## run 1
Design FIR_FILTER, start of the top module:
module FIR_FILTER (clk, rst, data_valid, data, fir_valid, fir_d);
export LEC_CHECK = 0
export CAP_MARGIN = 40
export CORE_MARGIN = 2
export CORE_UTILIZATION = 72
export HOLD_SLACK_MARGIN = 0.29
export PLACE_DENSITY = 0.67
export SETUP_SLACK_MARGIN = -0.82
export SLEW_MARGIN = 40
create_clock -name core_clock -period 10.9 [get_ports {clk}]
run.sh (not shown) runs the stock make flow with config.mk's settings and CLKGATE_MAP_FILE=.
Run 1: complete, dirty (negative setup slack)
Relative to run 1, the following input files were edited for run 2:
-- flow/config.mk --
<<< run 1, line 8
export CAP_MARGIN = 40
>>> run 2, line 8
export ABC_AREA = 1
export CAP_MARGIN = 20
<<< run 1, line 11
export HOLD_SLACK_MARGIN = 0.29
export PLACE_DENSITY = 0.67
export SETUP_SLACK_MARGIN = -0.82
export SLEW_MARGIN = 40
>>> run 2, line 12
export CTS_CLUSTER_DIAMETER = 242
export PLACE_DENSITY = 0.65
export SETUP_SLACK_MARGIN = -0.43
export SLEW_MARGIN = 20
==> flow/constraint.sdc <==
create_clock -name core_clock -period 13.6 [get_ports {clk}]
set_input_delay 2.7200 -clock core_clock [delete_from_list [all_inputs] [get_ports {clk}]]
set_output_delay 2.7200 -clock core_clock [all_outputs]
set_load 0.01 [all_outputs]
Notes after the runs:
Run 2 has completed all stages; timing, DRC and antenna checks passed. Between run 1 and run 2, the flow reports number of DRC markers in iteration 0 increasing by a few percent. When run 2 is set beside run 1, its post-synthesis instance total turns out to be 15% larger. Going from run 1 to run 2, part of the cycle the worst path needs lost 26 points, slew at the pin with the worst max-slew slack picked up an extra 170 ps. For the routed wirelength normalized by instance count, run 2 came in 3.1% lower than run 1 did. Compared with run 1, in run 2 hold slack decreased 27 ps, total of clock buffers placed in the layout moved down. Across both runs, number of cell instances after yosys synthesis was higher for run 2 than for run 1. Critical path launch point = x_09_r[14]$_DFFE_PP0P_: run 2; critical path launch point = x_09_r[8]$_DFFE_PP0P_: run 1. The run with more routed wire is run 1, not run 2.
### run 2 -> run 3
-- flow/config.mk --
<<< run 2, line 8
export ABC_AREA = 1
>>> run 3, line 8
<<< run 2, line 12
export CTS_CLUSTER_DIAMETER = 242
export PLACE_DENSITY = 0.65
export SETUP_SLACK_MARGIN = -0.43
>>> run 3, line 11
export PLACE_DENSITY = 0.67
==> flow/constraint.sdc <==
create_clock -name core_clock -period 12.7 [get_ports {clk}]
set_input_delay 2.5400 -clock core_clock [delete_from_list [all_inputs] [get_ports {clk}]]
set_output_delay 2.5400 -clock core_clock [all_outputs]
set_load 0.01 [all_outputs]
--- outcome ---
Run 3 did not finish; the tool stopped in 5_1_grt with error GRT-0116.
Diff run 2 -> run 3: post-synthesis mux area share climbed 1.7 points, post-CTS resize count climbed 225, area figure in the yosys stat output went down.
Edits applied to the flow inputs when going from run 3 to run 4:
-- flow/config.mk --
<<< run 3, line 10
export CORE_UTILIZATION = 72
export PLACE_DENSITY = 0.67
>>> run 4, line 10
export CORE_UTILIZATION = 58
==> flow/constraint.sdc <==
create_clock -name core_clock -period 8.1 [get_ports {clk}]
set_input_delay 1.6200 -clock core_clock [delete_from_list [all_inputs] [get_ports {clk}]]
set_output_delay 1.6200 -clock core_clock [all_outputs]
set_load 0.01 [all_outputs]
Results
To summarise run 4: no stage aborted, but the layout did not pass its checks, failing on negative setup slack. Compared with run 3, in run 4 placeable core area grew by 24%, number of gates resized after CTS shrank by about 32%, post-detailed-placement half-perimeter wirelength grew by about 3%. Per the comparison of run 4 with run 3, pre-CTS worst setup slack dropped 4340 ps; instance tally after logic synthesis barely changed.

---

Starting RTL as in the previous note.
Settings: LEC_CHECK=0, ABC_AREA=1, CAP_MARGIN=20, CORE_MARGIN=2, CORE_UTILIZATION=72, GPL_ROUTABILITY_DRIVEN=0, SLEW_MARGIN=20, TNS_END_PERCENT=10; clock period 8.48 ns.
The first run reached the layout checks and failed them: setup timing.
Edit:
ABC_AREA = default   (was 1)
CORE_UTILIZATION = 68   (was 72)
GPL_ROUTABILITY_DRIVEN = default   (was 0)
MAX_ROUTING_LAYER = met4   (was default)
SETUP_SLACK_MARGIN = 1.76   (was default)
TNS_END_PERCENT = default   (was 10)
clock period = 12.7 ns   (was 8.48 ns; I/O delays follow)
The new run reached the layout checks and failed them: setup timing.
Synthesized area came out lower by 3.4%.
Critical path depth falls by 4.
Design area shrinks by 9.6%.
Cell count came out lower by 17%.
Via count drops by 15%.
Clock skew climbs by 0.0047 ns.
Sequential share of layout area increases by 0.81 points.
Setup slack gains 3.4 ns.
Non-clock buffer count went down by 1636.
Wire length went down by 8.1%.

---

FIR_FILTER again, from the RTL that the note above started with.
make LEC_CHECK=0 ABC_AREA=1 CAP_MARGIN=20 CORE_MARGIN=2 CORE_UTILIZATION=72 SLEW_MARGIN=20 finish   # period 18.2 ns
The first run passed the timing, design-rule and antenna checks.
==> next run, changes <==
- ABC_AREA: 1 -> unset
- CORE_UTILIZATION: 72 -> 24
- clock period: 18.2 -> 13.9 ns (I/O delays scaled with it)
=>
- The changed run ran to the end with no violations
- design area climbs by about 2.2%
- synthesized area shrinks by about 3.4%
- worst setup slack degrades by 4.1 ns
==> next run, changes <==
- CORE_UTILIZATION: 24 -> 40
Effect: Die area shrinks by about 40%; synthesized cell count does not change; design area shrinks by 2.7%; synthesized area does not change; routed wire length shrinks by about 0.6%; global-route usage grows by 9.6 points; hold slack degrades by 0.029 ns; sequential cell count stays the same; utilization grows by 17 points; critical path depth grows by 7.

---

v36:
FIR_FILTER again, from the RTL that the note above started with.
export LEC_CHECK = 0
export ABC_AREA = 0
export CAP_MARGIN = 30
export CELL_PAD_IN_SITES_DETAIL_PLACEMENT = 1
export CORE_ASPECT_RATIO = 1.45
export CORE_MARGIN = 9
export CORE_UTILIZATION = 63
export CTS_CLUSTER_DIAMETER = 375
export GPL_ROUTABILITY_DRIVEN = 1
export GPL_TIMING_DRIVEN = 1
export HOLD_SLACK_MARGIN = -0.04
export MAX_ROUTING_LAYER = met4
export PLACE_DENSITY_LB_ADDON = 0.15
export SETUP_SLACK_MARGIN = -1.48
export SLEW_MARGIN = 20
create_clock -name core_clock -period 15.0 [get_ports {clk}]
v36 never completed, since it errored out during global routing.
Input-level comparison between v53 and v36:
# v36
export LEC_CHECK = 0
export ABC_AREA = 0
export CAP_MARGIN = 30
export CELL_PAD_IN_SITES_DETAIL_PLACEMENT = 1
export CORE_ASPECT_RATIO = 1.45
export CORE_MARGIN = 9
export CORE_UTILIZATION = 63
export CTS_CLUSTER_DIAMETER = 375
export GPL_ROUTABILITY_DRIVEN = 1
export GPL_TIMING_DRIVEN = 1
export HOLD_SLACK_MARGIN = -0.04
export MAX_ROUTING_LAYER = met4
export PLACE_DENSITY_LB_ADDON = 0.15
export SETUP_SLACK_MARGIN = -1.48
export SLEW_MARGIN = 20
create_clock -name core_clock -period 15.0 [get_ports {clk}]
# v53
export LEC_CHECK = 0
export ABC_AREA = 1
export CAP_MARGIN = 20
export CORE_MARGIN = 2
export CORE_UTILIZATION = 40
export PLACE_DENSITY_LB_ADDON = 0.04
export SLEW_MARGIN = 20
export TNS_END_PERCENT = 95
create_clock -name core_clock -period 15.0 [get_ports {clk}]
==> results <==
Looking at the reports, v53 completed the entire flow and the layout it produced met the timing, design-rule and antenna checks.
Number of instances in the placed design, v53 vs v36: up by more than 10%
On area after synthesis, the higher figure sits with v53, not v36.
Area fraction in compound gates after synthesis for v53: 0.86 points down relative to v36
On die width, the higher figure sits with v53, not v36.
v53 vs. v36: number of buffers created by CTS rose 19; mean cell area of the mapped netlist shrank by 9.8%; gate count of the mapped netlist higher.
Modified inputs, v45 compared to v53
# v53
export LEC_CHECK = 0
export ABC_AREA = 1
export CAP_MARGIN = 20
export CORE_MARGIN = 2
export CORE_UTILIZATION = 40
export PLACE_DENSITY_LB_ADDON = 0.04
export SLEW_MARGIN = 20
export TNS_END_PERCENT = 95
create_clock -name core_clock -period 15.0 [get_ports {clk}]
# v45
export LEC_CHECK = 0
export ABC_AREA = 1
export CAP_MARGIN = 20
export CORE_MARGIN = 2
export CORE_UTILIZATION = 72
export CTS_CLUSTER_DIAMETER = 91
export MAX_ROUTING_LAYER = met4
export PLACE_DENSITY_LB_ADDON = 0.02
export SETUP_SLACK_MARGIN = 4.32
export SLEW_MARGIN = 20
create_clock -name core_clock -period 14.7 [get_ports {clk}]
Notes after the runs:
v45 vs. v53: clock-buffer cell count has decreased, global-route usage has increased, sum of routed wire length over all layers has decreased.
v45 ends up with a width of the die that is 25% lower than in v53.
Synthesis-to-layout area growth: v53 and v45 compared, higher one is v45
The core of v45 is more densely filled than that of v53.
Against v53, the final cell area of v45 is higher.
Edits applied to the flow inputs when going from v45 to v47:
# v45
export LEC_CHECK = 0
export ABC_AREA = 1
export CAP_MARGIN = 20
export CORE_MARGIN = 2
export CORE_UTILIZATION = 72
export CTS_CLUSTER_DIAMETER = 91
export MAX_ROUTING_LAYER = met4
export PLACE_DENSITY_LB_ADDON = 0.02
export SETUP_SLACK_MARGIN = 4.32
export SLEW_MARGIN = 20
create_clock -name core_clock -period 14.7 [get_ports {clk}]
# v47
export LEC_CHECK = 0
export CAP_MARGIN = 20
export CORE_MARGIN = 2
export CORE_UTILIZATION = 72
export HOLD_SLACK_MARGIN = 0.29
export PLACE_DENSITY = 0.67
export SETUP_SLACK_MARGIN = -0.82
export SLEW_MARGIN = 40
create_clock -name core_clock -period 10.9 [get_ports {clk}]
==> results <==
Final checks on v47, whose flow otherwise completed, came back failing, citing setup timing. v45: PASS, flow complete, no timing, DRC or antenna violations. Cell count (higher): v45. Compared with v45, v47 shows flip-flop and latch area lower by about 0.6%. Min total of cells resized after clock tree synthesis across v47 and v45: v47. Between v45 and v47, synthesis area per yosys decreased. [compare] base=v45 new=v47: area after synthesis -3.4%. Relative to v45, core utilization has increased by 6.4 points in v47.
Relative to v47, the following input files were edited for v51:
# v47
export LEC_CHECK = 0
export CAP_MARGIN = 20
export CORE_MARGIN = 2
export CORE_UTILIZATION = 72
export HOLD_SLACK_MARGIN = 0.29
export PLACE_DENSITY = 0.67
export SETUP_SLACK_MARGIN = -0.82
export SLEW_MARGIN = 40
create_clock -name core_clock -period 10.9 [get_ports {clk}]
# v51
export LEC_CHECK = 0
export CAP_MARGIN = 20
export CORE_MARGIN = 2
export CORE_UTILIZATION = 72
export HOLD_SLACK_MARGIN = -0.1
export MAX_ROUTING_LAYER = met4
export PLACE_DENSITY = 0.67
export SETUP_SLACK_MARGIN = -0.82
export SLEW_MARGIN = 20
export TNS_END_PERCENT = 40
create_clock -name core_clock -period 10.9 [get_ports {clk}]
Findings:
Compared with v47, v51 shows placed wire-length estimate that has gone up by a few percent.
Going from v47 to v51, the number of gates given a new drive strength after cts was found to have gone up by about 17%.
v51 did not finish: a tool error stopped it during global routing.
Comparing v51 against v47, there is no change at all in chip area line of the yosys report.

---

## lane 1
Starting RTL as in the previous note.
// FIR_FILTER
module FIR_FILTER (clk, rst, data_valid, data, fir_valid, fir_d);
==> flow/config.mk <==
export PLATFORM = sky130hd
export DESIGN_NAME = FIR_FILTER
export DESIGN_NICKNAME = FIR_FILTER
export VERILOG_FILES = /design/flow/design.v
export SDC_FILE = /design/flow/constraint.sdc
export NUM_CORES = 4
export LEC_CHECK = 0
export ABC_AREA = 1
export CAP_MARGIN = 10
export CELL_PAD_IN_SITES_DETAIL_PLACEMENT = 1
export CORE_ASPECT_RATIO = 1.45
export CORE_MARGIN = 5
export CORE_UTILIZATION = 40
export CTS_CLUSTER_DIAMETER = 375
export GPL_TIMING_DRIVEN = 0
export HOLD_SLACK_MARGIN = -0.04
export MAX_ROUTING_LAYER = met4
export PLACE_DENSITY_LB_ADDON = 0.15
export SLEW_MARGIN = 5
==> flow/constraint.sdc <==
create_clock -name core_clock -period 15.0 [get_ports {clk}]
set_input_delay 3.0000 -clock core_clock [delete_from_list [all_inputs] [get_ports {clk}]]
set_output_delay 3.0000 -clock core_clock [all_outputs]
set_load 0.01 [all_outputs]
Changes in lane 2 relative to lane 1:
==> flow/config.mk <==
export PLATFORM = sky130hd
export DESIGN_NAME = FIR_FILTER
export DESIGN_NICKNAME = FIR_FILTER
export VERILOG_FILES = /design/flow/design.v
export SDC_FILE = /design/flow/constraint.sdc
export NUM_CORES = 4
export LEC_CHECK = 0
export ABC_AREA = 1
export CAP_MARGIN = 15
export CORE_ASPECT_RATIO = 0.68
export CORE_MARGIN = 2
export CORE_UTILIZATION = 65
export CTS_CLUSTER_SIZE = 96
export GPL_TIMING_DRIVEN = 0
export MIN_ROUTING_LAYER = met2
export PLACE_DENSITY_LB_ADDON = 0.04
export SLEW_MARGIN = 20
export TNS_END_PERCENT = 95
Findings:
Stage in which a tool error killed lane 2: global routing (5_1_grt). Going from lane 1 to lane 2, total die size shrinks by about 40%. Of lane 2 and lane 1, it is lane 2 that has the lower die height. Reported for lane 2 and lane 1, total cell area reported by yosys after synthesis turned out identical to the last digit. Lane 2 ends up with higher weighted congestion at the end of routability-driven global placement than lane 1 does. Diff lane 1 -> lane 2: worst setup slack before clock tree synthesis up 0.31 ns; core outline area now sits lower; number of resized instances in the post-cts repair step now smaller; count of flip-flops with a built-in enable after synthesis held. Lane 2 vs lane 1: number of standard-cell rows in the floorplan down by more than a quarter.
Here is what was changed in the inputs of lane 3 compared with lane 2.
==> flow/config.mk <==
export PLATFORM = sky130hd
export DESIGN_NAME = FIR_FILTER
export DESIGN_NICKNAME = FIR_FILTER
export VERILOG_FILES = /design/flow/design.v
export SDC_FILE = /design/flow/constraint.sdc
export NUM_CORES = 4
export LEC_CHECK = 0
export CAP_MARGIN = 20
export CORE_MARGIN = 2
export CORE_UTILIZATION = 71
export PLACE_DENSITY = 0.41
export SLEW_MARGIN = 20
==> flow/constraint.sdc <==
create_clock -name core_clock -period 12.5 [get_ports {clk}]
set_input_delay 2.5000 -clock core_clock [delete_from_list [all_inputs] [get_ports {clk}]]
set_output_delay 2.5000 -clock core_clock [all_outputs]
set_load 0.01 [all_outputs]
==> results <==
Lane 3 ran in full, but the layout does not pass; the checks complain about setup timing. Re I/O pin count: no difference whatsoever between lane 3 and lane 2. X dimension of the die was lower in lane 3 than in lane 2. Looking at post-synthesis sequential area ratio across lane 2 and lane 3, the one that comes out higher is lane 3. Post-synthesis cell count: lane 3 vs lane 2 down 2100. Between lane 2 and lane 3, compound-gate portion of the synthesized area is lower for lane 2, lane 3 comes in above that.
Edits applied to the flow inputs when going from lane 3 to lane 4:
--- a/flow/config.mk
+++ b/flow/config.mk
@@ -8 +8,3 @@
-export CAP_MARGIN = 20
+export ABC_AREA = 1
+export CAP_MARGIN = 25
+export CELL_PAD_IN_SITES_GLOBAL_PLACEMENT = 0
@@ -11 +13,3 @@
-export PLACE_DENSITY = 0.41
+export CTS_CLUSTER_DIAMETER = 27
+export CTS_CLUSTER_SIZE = 33
+export MAX_ROUTING_LAYER = met4
==> flow/constraint.sdc <==
create_clock -name core_clock -period 10.7 [get_ports {clk}]
set_input_delay 2.1400 -clock core_clock [delete_from_list [all_inputs] [get_ports {clk}]]
set_output_delay 2.1400 -clock core_clock [all_outputs]
set_load 0.01 [all_outputs]
### Flow results
Status: lane 4 FAILED at global routing (5_1_grt) (tool error). Yosys synthesis chip area in lane 4 is 3.6% higher than in lane 3. Diff lane 3 -> lane 4: post-synthesis xor/xnor area fraction shrank by 0.50 points, core utilization at floorplan has remained practically unchanged. Taking lane 4 as 1.0, lane 3 lands at 0.904 on synthesized netlist net count. From lane 3 to lane 4 the numbers moved as follows: die area higher, and-or/or-and share of the synthesized area lower. Compare lane 4 and lane 3 | placeable core area lower: lane 3. Instance count of the mapped netlist is higher on lane 4. Cmp lane 4 vs lane 3: placement-stage worst setup slack lower in lane 4. HPWL after detailed placement (lower): lane 3. Going from lane 3 to lane 4, simple-gate share of the synthesized area grows by 4.7 points.
